==> build 22: inputs <==
==> flow/design.v (excerpt) <==
module mult16_top (
  input         clk,
  input  [15:0] a,
  input  [15:0] b,
  output [31:0] p
);
  reg  [15:0] a_r, b_r;
  reg  [31:0] p_r;
  wire [31:0] o;
  multiplier_16bit u_mul (.a(a_r), .b(b_r), .o(o));
  always @(posedge clk) begin
    a_r <= a;
    b_r <= b;
    p_r <= o;
  end
  assign p = p_r;
endmodule
make LEC_CHECK=0 ABC_AREA=1 CAP_MARGIN=20 CORE_ASPECT_RATIO=0.5 CORE_MARGIN=2 CORE_UTILIZATION=72 CTS_CLUSTER_DIAMETER=348 CTS_CLUSTER_SIZE=96 SETUP_SLACK_MARGIN=0.69 SLEW_MARGIN=20 TNS_END_PERCENT=5 finish   # period 6.15 ns
run.sh (not shown) runs the stock make flow with config.mk's settings and CLKGATE_MAP_FILE=.
==> trial 75 (differences from build 22) <==
--- a/flow/config.mk
+++ b/flow/config.mk
@@ -9,9 +9,5 @@
 export CAP_MARGIN = 20
-export CORE_ASPECT_RATIO = 0.5
 export CORE_MARGIN = 2
 export CORE_UTILIZATION = 72
-export CTS_CLUSTER_DIAMETER = 348
-export CTS_CLUSTER_SIZE = 96
-export SETUP_SLACK_MARGIN = 0.69
+export SETUP_SLACK_MARGIN = 1.19
 export SLEW_MARGIN = 20
-export TNS_END_PERCENT = 5
==> results <==
In trial 75 the via count is higher than in build 22, by about 0.6%. Build 22 completed, yet does not pass: setup timing. Trial 75 finished but failed the layout checks on setup timing. In build 22 the routed wire length is higher than in trial 75, by about 1.1%. In synthesized cell count, build 22 and trial 75 do not differ. Against trial 75, the non-clock buffer count of build 22 is lower by 5. Of trial 75 and build 22, build 22 has the higher cell count (gap about 0.2%, measured against build 22). Maximum frequency is about the same in build 22 and trial 75. Between build 22 and trial 75, the lower utilization is in build 22 (gap 1.0 points). Against build 22, the global-route usage of trial 75 is lower by 0.80 points. First-iteration DRC count: trial 75 is lower than build 22 (3.1%).

========
==> trial 77: inputs <==
Starting RTL as in the previous note.
==> flow/design.v (excerpt) <==
module mult16_top (
  input         clk,
  input  [15:0] a,
  input  [15:0] b,
  output [31:0] p
);
  reg  [15:0] a_r, b_r;
  reg  [31:0] p_r;
  wire [31:0] o;
  multiplier_16bit u_mul (.a(a_r), .b(b_r), .o(o));
  always @(posedge clk) begin
    a_r <= a;
    b_r <= b;
    p_r <= o;
  end
  assign p = p_r;
endmodule
==> flow/config.mk <==
export PLATFORM = sky130hd
export DESIGN_NAME = mult16_top
export DESIGN_NICKNAME = mult16_top
export VERILOG_FILES = /design/flow/design.v
export SDC_FILE = /design/flow/constraint.sdc
export NUM_CORES = 4
export LEC_CHECK = 0
export ABC_AREA = 1
export CAP_MARGIN = 0
export CORE_MARGIN = 2
export CORE_UTILIZATION = 72
export CTS_CLUSTER_DIAMETER = 267
export CTS_CLUSTER_SIZE = 98
export SETUP_SLACK_MARGIN = 2.18
export SLEW_MARGIN = 20
export TNS_END_PERCENT = 40
==> flow/constraint.sdc <==
create_clock -name core_clock -period 7.94 [get_ports {clk}]
set_input_delay 1.5880 -clock core_clock [delete_from_list [all_inputs] [get_ports {clk}]]
set_output_delay 1.5880 -clock core_clock [all_outputs]
set_load 0.01 [all_outputs]
==> build 93: changes against trial 77 <==
Settings changed: ABC_AREA 1 to default, CAP_MARGIN 0 to 40, CORE_ASPECT_RATIO from default to 0.72, CTS_CLUSTER_DIAMETER 267 to default, CTS_CLUSTER_SIZE 98 to default, SETUP_SLACK_MARGIN 2.18 to default, TNS_END_PERCENT 40 to default.
==> flow/constraint.sdc (replaced) <==
create_clock -name core_clock -period 12.0 [get_ports {clk}]
set_input_delay 2.4000 -clock core_clock [delete_from_list [all_inputs] [get_ports {clk}]]
set_output_delay 2.4000 -clock core_clock [all_outputs]
set_load 0.01 [all_outputs]
==> summary of the runs <==
Build 93 produced a layout that fails on negative setup slack. Trial 77 finished with negative setup slack left.
Against build 93, the sequential share of layout area of trial 77 is lower by 0.27 points.
Non-clock buffer count: build 93 is lower than trial 77 (29).
Of trial 77 and build 93, build 93 has the higher utilization (gap 0.16 points).
Between build 93 and trial 77, the lower final area is in build 93 (gap 2.3%, measured against trial 77).
Between build 93 and trial 77, the lower die area is in build 93 (gap 3.7%, measured against trial 77).
==> figures <==
quantity	build 93	trial 77
Clock slew at the register clock pins of the worst setup and hold paths	0.06 ns	0.07 ns
Routed met3 length	542 um	282 um
Proportion of synthesized chip area in sequential cells	16.6%	16.0%
Met2 track utilization from global routing	47.4%	45.6%
Design Area, Final	8760 um^2	8960 um^2
Fraction of area in registers	14.7%	14.4%
DIE AREA	11600 um^2	12000 um^2
FF-to-FF path depth	35	36
Die Width	126 um	110 um
Number of nets in the finished design	1004	1071
Number of vias in the routed layout	4713	4786
Result of the run	finished with violations	finished with violations
Violated checks	negative setup slack	negative setup slack
Post-CTS setup repair buffer count	1	0
Worst slack at placement	-0.741 ns	-4.77 ns

========
==> 09-02: inputs <==
mult16_top again, from the RTL that the note above started with.
export LEC_CHECK = 0
export CAP_MARGIN = 20
export CORE_ASPECT_RATIO = 0.83
export CORE_MARGIN = 2
export CORE_UTILIZATION = 72
export PLACE_DENSITY_LB_ADDON = 0.0
export SETUP_SLACK_MARGIN = 1.51
export SLEW_MARGIN = 20
create_clock -name core_clock -period 12.1 [get_ports {clk}]
==> 01-28 (differences from 09-02) <==
ABC_AREA = 0   (was default)
CAP_MARGIN = 40   (was 20)
CELL_PAD_IN_SITES_DETAIL_PLACEMENT = 0   (was default)
CORE_ASPECT_RATIO = 0.71   (was 0.83)
CTS_CLUSTER_SIZE = 93   (was default)
HOLD_SLACK_MARGIN = -0.08   (was default)
MAX_ROUTING_LAYER = met5   (was default)
PLACE_DENSITY = 0.64   (was default)
PLACE_DENSITY_LB_ADDON = default   (was 0.0)
SETUP_SLACK_MARGIN = 0.96   (was 1.51)
==> results.txt <==
Implementation results. Post-layout worst setup margin landed at -0.503 ns. OpenROAD warning count landed at 29. The horizontal die dimension reported for this design is between 100 and 150 um. The flow ran to the end, but the layout failed its checks.

Sum of net half-perimeters after detailed placement landed at around 10,000 um. After detailed routing, the met3 layer carries between 600 and 700 um of wire. The layout checks failed on negative setup slack.

In this run the vertical extent of the chip is 98.3 um. Final number of setup-violating endpoints landed at 4. First-pass GRT wire length landed at 24,400 um.

Final design utilization landed at 0.837. The congestion estimate from routability-driven global placement came to 0.777. Of all the cell area in the finished design, non-clock buffers hold 0.0937. Area of the die landed at about 12,000 um2. Detailed router's first-iteration violation count landed at 192.
(the above is from 09-02)
==> results.txt <==
Implementation results. The flow ran to the end, but the layout failed its checks. The layout checks failed on negative setup slack. Count of final hold-check violations landed at 0. OpenROAD emitted warnings numbering 31. The die is between 100 and 150 um wide. Routability congestion estimate from global placement landed at around 0.75.

Total I/O pin count landed at between 60 and 70. Measured on the finished design, the core utilization comes to 0.847. The final timing report counts setup violations totalling 3.

Final total negative setup slack landed at -0.839 ns. Sum of net half-perimeters after detailed placement landed at a little over 10,000 um. Once routing completed, OpenROAD measured the worst setup slack at -0.384 ns. According to the floorplan report, the total die area is approximately 12,000 um2.

Vertical die dimension landed at approximately 90 um. The first global-routing pass estimated 23,900 um of wire. Routed length on met3 landed at 512 um.
(the above is from 01-28)
